==> inputs of run a <==
==> flow/design.v <==
`timescale 1ns/100ps
module conv(
           input Aclk,
           input rst,
           input [7:0] Xin,
           input [7:0] Kin,
           output reg [7:0] Rout,
           output reg result_done
       );
reg [7:0] pattern [9-1:0];
reg [4:0] daddr;
wire pattern_done;
reg [7:0] kernel [4-1:0];
reg [4:0] kaddr;
wire kernel_done;
reg [7:0] result [4-1:0];
reg [4:0] out_cnt;
integer i;
assign pattern_done = (daddr-1>=9) ? 1'd1 : 1'd0;
always@(posedge Aclk)
begin
    if(rst)
    begin
        for(i=0;i<9;i=i+1)
        begin
            pattern[i] <= 7'd0;
        end
        daddr <= 5'd1;   
    end
    else
    begin
        if(pattern_done)
        begin
            pattern[daddr] <= pattern[daddr];
            daddr <= daddr;
        end
        else
        begin
            pattern[daddr-1] <= Xin;
            daddr <= daddr + 5'd1;
        end
    end
end
assign kernel_done = (kaddr-1>=4) ? 1'd1 : 1'd0;
always@(posedge Aclk)
begin
    if(rst)
    begin
        for(i=0;i<4;i=i+1)
        begin
            kernel[i] <= 7'd0;
        end
        kaddr <= 5'd1;
    end
    else
    begin
        if(kernel_done)
        begin
            kernel[kaddr] <= kernel[kaddr];
            kaddr <= kaddr;
        end
        else
        begin
            kernel[kaddr-1] <= Kin;
            kaddr <= kaddr + 5'd1;
        end
    end
end
always@(*)
begin
    if(rst)
    begin
        for(i=0;i<4;i=i+1)
        begin
            result[i] = 7'd0;
        end
    end
    else
    begin
        if(pattern_done & kernel_done)
        begin
            result[0] = pattern[0]*kernel[0] + pattern[1]*kernel[1] + pattern[3]*kernel[2] + pattern[4]*kernel[3];
            result[1] = pattern[1]*kernel[0] + pattern[2]*kernel[1] + pattern[4]*kernel[2] + pattern[5]*kernel[3];
            result[2] = pattern[3]*kernel[0] + pattern[4]*kernel[1] + pattern[6]*kernel[2] + pattern[7]*kernel[3];
            result[3] = pattern[4]*kernel[0] + pattern[5]*kernel[1] + pattern[7]*kernel[2] + pattern[8]*kernel[3];
        end
        else
        begin
            for(i=0;i<4;i=i+1)
            begin
                result[i] = 7'd0;
            end
        end
    end
end
always@(posedge Aclk)
begin
    if(rst)
    begin
        result_done <= 1'd0;
    end
    else
    begin
        if(pattern_done & kernel_done)
        begin
            result_done <= 1'd1;
        end
        else
        begin
            result_done <= result_done;
        end
    end
end
always@(posedge Aclk)
begin
    if(rst)
    begin
        Rout <= 7'd0;
        out_cnt <= 5'd1;
    end
    else
    begin
        if(pattern_done & kernel_done)
        begin
            out_cnt <= out_cnt + 5'd1;
            Rout <= result[out_cnt-1];
        end
        else
        begin
            out_cnt <= 5'd1;
            Rout <= 5'd0;
        end
    end
end
endmodule
==> flow/run.sh <==
#!/bin/bash
# the make line also repeats each setting of config.mk as NAME=value (left out here)
make -C /OpenROAD-flow-scripts/flow DESIGN_CONFIG=/design/flow/config.mk WORK_HOME=/design/flow/orfs CLKGATE_MAP_FILE= finish
==> flow/config.mk <==
export PLATFORM = sky130hd
export DESIGN_NAME = conv
export DESIGN_NICKNAME = conv
export VERILOG_FILES = /design/flow/design.v
export SDC_FILE = /design/flow/constraint.sdc
export NUM_CORES = 4
export LEC_CHECK = 0
export CAP_MARGIN = 0
export CORE_ASPECT_RATIO = 0.89
export CORE_MARGIN = 2
export CORE_UTILIZATION = 72
export CTS_CLUSTER_DIAMETER = 345
export CTS_CLUSTER_SIZE = 48
export GPL_ROUTABILITY_DRIVEN = 0
export GPL_TIMING_DRIVEN = 1
export HOLD_SLACK_MARGIN = -0.07
export MIN_ROUTING_LAYER = met1
export PLACE_DENSITY_LB_ADDON = 0.0
export SETUP_SLACK_MARGIN = 1.67
export SLEW_MARGIN = 20
export TNS_END_PERCENT = 50
==> flow/constraint.sdc <==
create_clock -name core_clock -period 5.69 [get_ports {Aclk}]
set_input_delay 1.1380 -clock core_clock [delete_from_list [all_inputs] [get_ports {Aclk}]]
set_output_delay 1.1380 -clock core_clock [all_outputs]
set_load 0.01 [all_outputs]
==> run b (differences from run a) <==
CAP_MARGIN = 20   (was 0)
CORE_ASPECT_RATIO = not set   (was 0.89)
CTS_CLUSTER_DIAMETER = 224   (was 345)
CTS_CLUSTER_SIZE = 82   (was 48)
GPL_ROUTABILITY_DRIVEN = not set   (was 0)
GPL_TIMING_DRIVEN = not set   (was 1)
HOLD_SLACK_MARGIN = not set   (was -0.07)
MIN_ROUTING_LAYER = not set   (was met1)
SETUP_SLACK_MARGIN = 1.02   (was 1.67)
TNS_END_PERCENT = 60   (was 50)
==> flow/constraint.sdc (replaced) <==
create_clock -name core_clock -period 6.75 [get_ports {Aclk}]
set_input_delay 1.3500 -clock core_clock [delete_from_list [all_inputs] [get_ports {Aclk}]]
set_output_delay 1.3500 -clock core_clock [all_outputs]
set_load 0.01 [all_outputs]
==> run c (differences from run a) <==
CAP_MARGIN = 20   (was 0)
CORE_ASPECT_RATIO = not set   (was 0.89)
CORE_UTILIZATION = 47   (was 72)
CTS_CLUSTER_DIAMETER = not set   (was 345)
CTS_CLUSTER_SIZE = not set   (was 48)
GPL_ROUTABILITY_DRIVEN = not set   (was 0)
GPL_TIMING_DRIVEN = not set   (was 1)
HOLD_SLACK_MARGIN = not set   (was -0.07)
MIN_ROUTING_LAYER = not set   (was met1)
PLACE_DENSITY_LB_ADDON = not set   (was 0.0)
SETUP_SLACK_MARGIN = 1.17   (was 1.67)
TNS_END_PERCENT = not set   (was 50)
==> flow/constraint.sdc (replaced) <==
create_clock -name core_clock -period 4.88 [get_ports {Aclk}]
set_input_delay 0.9760 -clock core_clock [delete_from_list [all_inputs] [get_ports {Aclk}]]
set_output_delay 0.9760 -clock core_clock [all_outputs]
set_load 0.01 [all_outputs]
==> results <==
| metric | run c | run b | run a |
|---|---|---|---|
| Detail Route met3 WL | 4500 um | 7900 um | 7690 um |
| Wire length of the first global-routing pass | 99100 um | 100000 um | 97900 um |
| Final-layout setup total negative slack | -6780 ps | -19.5 ps | -3550 ps |
| Final setup violation count | 5 | 1 | 5 |
| Count of fill cells added during filler insertion | 3968 | 1756 | 1653 |
| Worst-Margin Slew | 858 ps | 947 ps | 732 ps |
| Total half-perimeter wirelength after legalization and detailed placement | 52300 um | 47100 um | 50100 um |
| Worst reg2reg path startpoint | pattern[4][1] | kernel[3][1] | kernel[0][3] |
| Post-CTS Setup Repair Bufs | 24 | 40 | 20 |
| Run status | failed layout checks | failed layout checks | failed layout checks |
| Violated checks | negative setup slack | negative setup slack | negative setup slack |
| Signal arrival time at the worst endpoint | 7060 ps | 7100 ps | 7160 ps |
| Vias in the first global route | 16900 | 17800 | 17900 |
| Detail-routed net length per standard cell | 20.7 um | 23.3 um | 21.7 um |
| DRT met1 WL | 27200 um | 23500 um | 23200 um |
| Count of vias placed by the detailed router | 15700 | 16300 | 16700 |
| 1st-pass router iterations | 8 | 8 | 6 |
| Post-layout instance count excluding filler cells | 3095 | 2797 | 2906 |
| Area of the core | 44500 sq um | 28900 sq um | 29200 sq um |
| Count of buffering cells on the critical path with inverters included | 3 | 8 | 6 |
| Area growth from synthesis to final layout | 19.4% | 13.9% | 16.8% |
| NumNets Final | 3055 | 2964 | 3063 |
| Met2 wire length | 30800 um | 28500 um | 28400 um |
| Met3 Resource Use GR | 3.65% | 11.8% | 10.1% |
